==> inputs of 12-22 <==
==> flow/design.v <==
`timescale 1ns / 1ps
module fifo #(
    parameter DATA_WIDTH = 16,
    parameter DEPTH = 64, 
    parameter ALMOST_FULL_THRESH = 56,
    parameter ALMOST_EMPTY_THRESH = 8
)(
    input                   clk,
    input                   rst_n,        
    input                   wr_en,
    input  [DATA_WIDTH-1:0] wr_data,
    input                   rd_en,
    output reg [DATA_WIDTH-1:0] rd_data,
    output                  full,
    output                  empty,
    output                  almost_full,
    output                  almost_empty,
    output                  overflow_err,
    output                  underflow_err,
    output [DATA_WIDTH-1:0] fifo_count
);
    function integer clog2;
        input integer value;
        integer i;
        begin
            clog2 = 0;
            for (i = value-1; i > 0; i = i >> 1)
                clog2 = clog2 + 1;
        end
    endfunction
    localparam ADDR_WIDTH = clog2(DEPTH);
    reg [DATA_WIDTH-1:0] mem [0:DEPTH-1];
    reg [ADDR_WIDTH-1:0] write_pointer;    
    reg [ADDR_WIDTH-1:0] read_pointer;     
    reg [clog2(DEPTH+1)-1:0] count;        
    reg overflow_flag, underflow_flag;
    assign full         = (count == DEPTH);
    assign empty        = (count == 0);
    assign almost_full  = (count >= ALMOST_FULL_THRESH);
    assign almost_empty = (count <= ALMOST_EMPTY_THRESH);
    assign overflow_err = overflow_flag;
    assign underflow_err= underflow_flag;
    assign fifo_count   = count;
    always @(posedge clk) begin
        if (wr_en && !full)
            mem[write_pointer] <= wr_data;
    end
    always @(posedge clk or negedge rst_n) begin
        if (!rst_n) begin
            write_pointer <= 0;
        end else if (wr_en) begin
            if (!full) begin
                write_pointer <= write_pointer + 1'b1;
            end
        end
    end
    always @(posedge clk or negedge rst_n) begin
        if (!rst_n) begin
            read_pointer <= 0;
            rd_data <= 0;
        end else if (rd_en) begin
            if (!empty) begin
                rd_data <= mem[read_pointer];
                read_pointer <= read_pointer + 1'b1;
            end
        end
    end
    always @(posedge clk or negedge rst_n) begin
        if (!rst_n) begin
            count <= 0;
        end else begin
            case ({wr_en && !full, rd_en && !empty})
                2'b10: count <= count + 1'b1; 
                2'b01: count <= count - 1'b1;
                default: count <= count;      
            endcase
        end
    end
    always @(posedge clk or negedge rst_n) begin
        if (!rst_n) begin
            overflow_flag  <= 1'b0;
            underflow_flag <= 1'b0;
        end else begin
            if (wr_en && full)
                overflow_flag <= 1'b1;
            else if (overflow_flag && rd_en && !empty)
                overflow_flag <= 1'b0;
            if (rd_en && empty)
                underflow_flag <= 1'b1;
            else if (underflow_flag && wr_en && !full)
                underflow_flag <= 1'b0;
        end
    end
endmodule
==> flow/run.sh <==
#!/bin/bash
# the make line also repeats each setting of config.mk as NAME=value (left out here)
make -C /OpenROAD-flow-scripts/flow DESIGN_CONFIG=/design/flow/config.mk WORK_HOME=/design/flow/orfs CLKGATE_MAP_FILE= finish
==> flow/config.mk <==
export PLATFORM = sky130hd
export DESIGN_NAME = fifo
export DESIGN_NICKNAME = fifo
export VERILOG_FILES = /design/flow/design.v
export SDC_FILE = /design/flow/constraint.sdc
export NUM_CORES = 4
export LEC_CHECK = 0
export ABC_AREA = 1
export CAP_MARGIN = 5
export CELL_PAD_IN_SITES_DETAIL_PLACEMENT = 0
export CELL_PAD_IN_SITES_GLOBAL_PLACEMENT = 0
export CORE_MARGIN = 2
export CORE_UTILIZATION = 72
export CTS_CLUSTER_SIZE = 76
export MAX_ROUTING_LAYER = met4
export PLACE_DENSITY = 0.65
export SETUP_SLACK_MARGIN = 0.31
export SLEW_MARGIN = 20
==> flow/constraint.sdc <==
create_clock -name core_clock -period 1.76 [get_ports {clk}]
set_input_delay 0.3520 -clock core_clock [delete_from_list [all_inputs] [get_ports {clk}]]
set_output_delay 0.3520 -clock core_clock [all_outputs]
set_load 0.01 [all_outputs]
==> 10-24 (differences from 12-22) <==
Settings changed: CAP_MARGIN 5 to 20, CELL_PAD_IN_SITES_DETAIL_PLACEMENT 0 to 2, CELL_PAD_IN_SITES_GLOBAL_PLACEMENT 0 to default, CORE_ASPECT_RATIO from default to 1.03, CORE_MARGIN 2 to 6, CORE_UTILIZATION 72 to 40, CTS_CLUSTER_SIZE 76 to default, GPL_TIMING_DRIVEN from default to 1, HOLD_SLACK_MARGIN from default to 0.18, MAX_ROUTING_LAYER met4 to default, MIN_ROUTING_LAYER from default to met1, PLACE_DENSITY 0.65 to default, SETUP_SLACK_MARGIN 0.31 to 0.28, TNS_END_PERCENT from default to 75.
==> flow/constraint.sdc (replaced) <==
create_clock -name core_clock -period 4.42 [get_ports {clk}]
set_input_delay 0.8840 -clock core_clock [delete_from_list [all_inputs] [get_ports {clk}]]
set_output_delay 0.8840 -clock core_clock [all_outputs]
set_load 0.01 [all_outputs]
==> results <==
- Against 12-22, the non-clock buffer count of 10-24 is lower by 287.
- Sequential power: 12-22 is higher than 10-24 (140%).
- Between 10-24 and 12-22, the lower cell count is in 12-22 (gap 6.1%, measured against 12-22).
- In 12-22 the sequential share of layout area is lower than in 10-24, by 6.2 points.
- Against 12-22, the cell area of 10-24 is smaller by about 10%.
- 10-24 completed without violations. 12-22 finished but failed the layout checks on negative setup slack.
- In 12-22 the die area is lower than in 10-24, by about 47%.
==> figures <==
| metric | 12-22 | 10-24 |
|---|---|---|
| Result of the run | complete, but fails checks | complete, no violations |
| Reasons for failing layout checks | negative setup slack | - |
| Vias in the first global route | 32600 | 38600 |
| Maximum single-stage delay on the critical path | 520 ps | 680 ps |
| Count of placed standard cells in the final layout, fillers left out | 5425 | 5756 |
| Worst slew margin relative to its limit | 46.1% | 20.4% |
| Horiz. Die Dim | 254 µm | 342 µm |
| Wire length of the first global-routing pass | 197000 µm | 295000 µm |
| Fin util | 90.9% | 45.4% |
| Post-Route M1 WL | 47600 µm | 74200 µm |
| Endpoint of the lowest-slack register-to-register path | rd_data[6] | count[4] |
| Fraction of area in non-clock buffers | 11.4% | 3.20% |
| Share of the final layout cell area in sequential cells | 56.5% | 62.8% |
| Via total after detailed routing | 35800 | 35800 |
| Cell seen most often among critical-path stages | nand2_1 | inv_1 |


==> inputs of run a <==
// fifo: RTL as listed in full above, without the edits since
make LEC_CHECK=0 ABC_AREA=1 CAP_MARGIN=20 CELL_PAD_IN_SITES_GLOBAL_PLACEMENT=2 CORE_MARGIN=2 CORE_UTILIZATION=40 CTS_CLUSTER_DIAMETER=102 GPL_ROUTABILITY_DRIVEN=0 PLACE_DENSITY=0.6 SLEW_MARGIN=40 TNS_END_PERCENT=60 finish   # period 3.3 ns
run.sh (not shown) runs the stock make flow with config.mk's settings and CLKGATE_MAP_FILE=.
==> run b (differences from run a) <==
- ABC_AREA: 1 -> default
- CELL_PAD_IN_SITES_GLOBAL_PLACEMENT: 2 -> default
- CORE_UTILIZATION: 40 -> 39
- CTS_CLUSTER_DIAMETER: 102 -> default
- GPL_ROUTABILITY_DRIVEN: 0 -> default
- SLEW_MARGIN: 40 -> 20
- TNS_END_PERCENT: 60 -> default
==> flow/constraint.sdc (replaced) <==
create_clock -name core_clock -period 3.12 [get_ports {clk}]
set_input_delay 0.6240 -clock core_clock [delete_from_list [all_inputs] [get_ports {clk}]]
set_output_delay 0.6240 -clock core_clock [all_outputs]
set_load 0.01 [all_outputs]
==> run c (differences from run a) <==
- ABC_AREA: 1 -> default
- CAP_MARGIN: 20 -> 15
- CELL_PAD_IN_SITES_GLOBAL_PLACEMENT: 2 -> default
- CORE_UTILIZATION: 40 -> 70
- CTS_CLUSTER_DIAMETER: 102 -> 374
- CTS_CLUSTER_SIZE: default -> 14
- GPL_ROUTABILITY_DRIVEN: 0 -> default
- SETUP_SLACK_MARGIN: default -> -0.18
- SLEW_MARGIN: 40 -> 20
- TNS_END_PERCENT: 60 -> default
==> flow/constraint.sdc (replaced) <==
create_clock -name core_clock -period 1.84 [get_ports {clk}]
set_input_delay 0.3680 -clock core_clock [delete_from_list [all_inputs] [get_ports {clk}]]
set_output_delay 0.3680 -clock core_clock [all_outputs]
set_load 0.01 [all_outputs]
==> run d (differences from run a) <==
- CELL_PAD_IN_SITES_DETAIL_PLACEMENT: default -> 0
- CELL_PAD_IN_SITES_GLOBAL_PLACEMENT: 2 -> 0
- CORE_UTILIZATION: 40 -> 72
- CTS_CLUSTER_DIAMETER: 102 -> default
- CTS_CLUSTER_SIZE: default -> 76
- GPL_ROUTABILITY_DRIVEN: 0 -> default
- PLACE_DENSITY: 0.6 -> 0.65
- SETUP_SLACK_MARGIN: default -> -0.14
- SLEW_MARGIN: 40 -> 20
- TNS_END_PERCENT: 60 -> default
==> flow/constraint.sdc (replaced) <==
create_clock -name core_clock -period 2.15 [get_ports {clk}]
set_input_delay 0.4300 -clock core_clock [delete_from_list [all_inputs] [get_ports {clk}]]
set_output_delay 0.4300 -clock core_clock [all_outputs]
set_load 0.01 [all_outputs]
==> reports/metrics.csv <==
metric,value,unit
ys_cells,4137,
min_path_type,in -> reg,
antenna_found_initial,4,
failed_checks,negative setup slack,
status,failed layout checks,
setup_ws,-0.260,ns
fin_hold_ws,0.205,ns
powerComb,30.5,mW
buffers,368,
setup-violations-final,26,
p_seq,24.3,mW
grt_util_met2,61.2,%
sh_seq_area,59.6,%
wirelength,131,mm
The numbers above come from run d.

==> reports/metrics.csv <==
metric,value,unit
antenna_found_initial,1,
setup_ws,0.345,ns
p_seq,16.0,mW
flop_cell,edfxtp_1,
wirelength,138,mm
setup-violations-final,0,
ys_cells,4137,
fin_hold_ws,0.0499,ns
status,timing/DRC/antenna clean,
reg2reg_depth,13,
grt_util_met2,36.4,%
The numbers above come from run a.

==> reports/metrics.csv <==
metric,value,unit
antenna_found_initial,4,
status,failed layout checks,
setup_ws,-0.951,ns
wirelength,109,mm
sh_seq_area,64.7,%
min_path_type,in -> reg,
failed_checks,negative setup slack,
setup-violations-final,1088,
The numbers above come from run c.

==> reports/metrics.csv <==
metric,value,unit
buffers,244,
combPwrFrac,29.8,%
syn-cell-area,0.0410,sq mm
p_seq,17.1,mW
sh_seq_area,66.3,%
setup-violations-final,0,
fin_hold_ws,0.0967,ns
grt_util_met2,29.3,%
status,timing/DRC/antenna clean,
setup_ws,0.158,ns
synth-warning-count,1,
min_path_type,in -> async,
powerComb,12.2,mW
antenna_found_initial,7,
drtAntennaViolNets,0,
wirelength,102,mm
The numbers above come from run b.

No activity file was given, so power comes from the tool's default toggle rates.
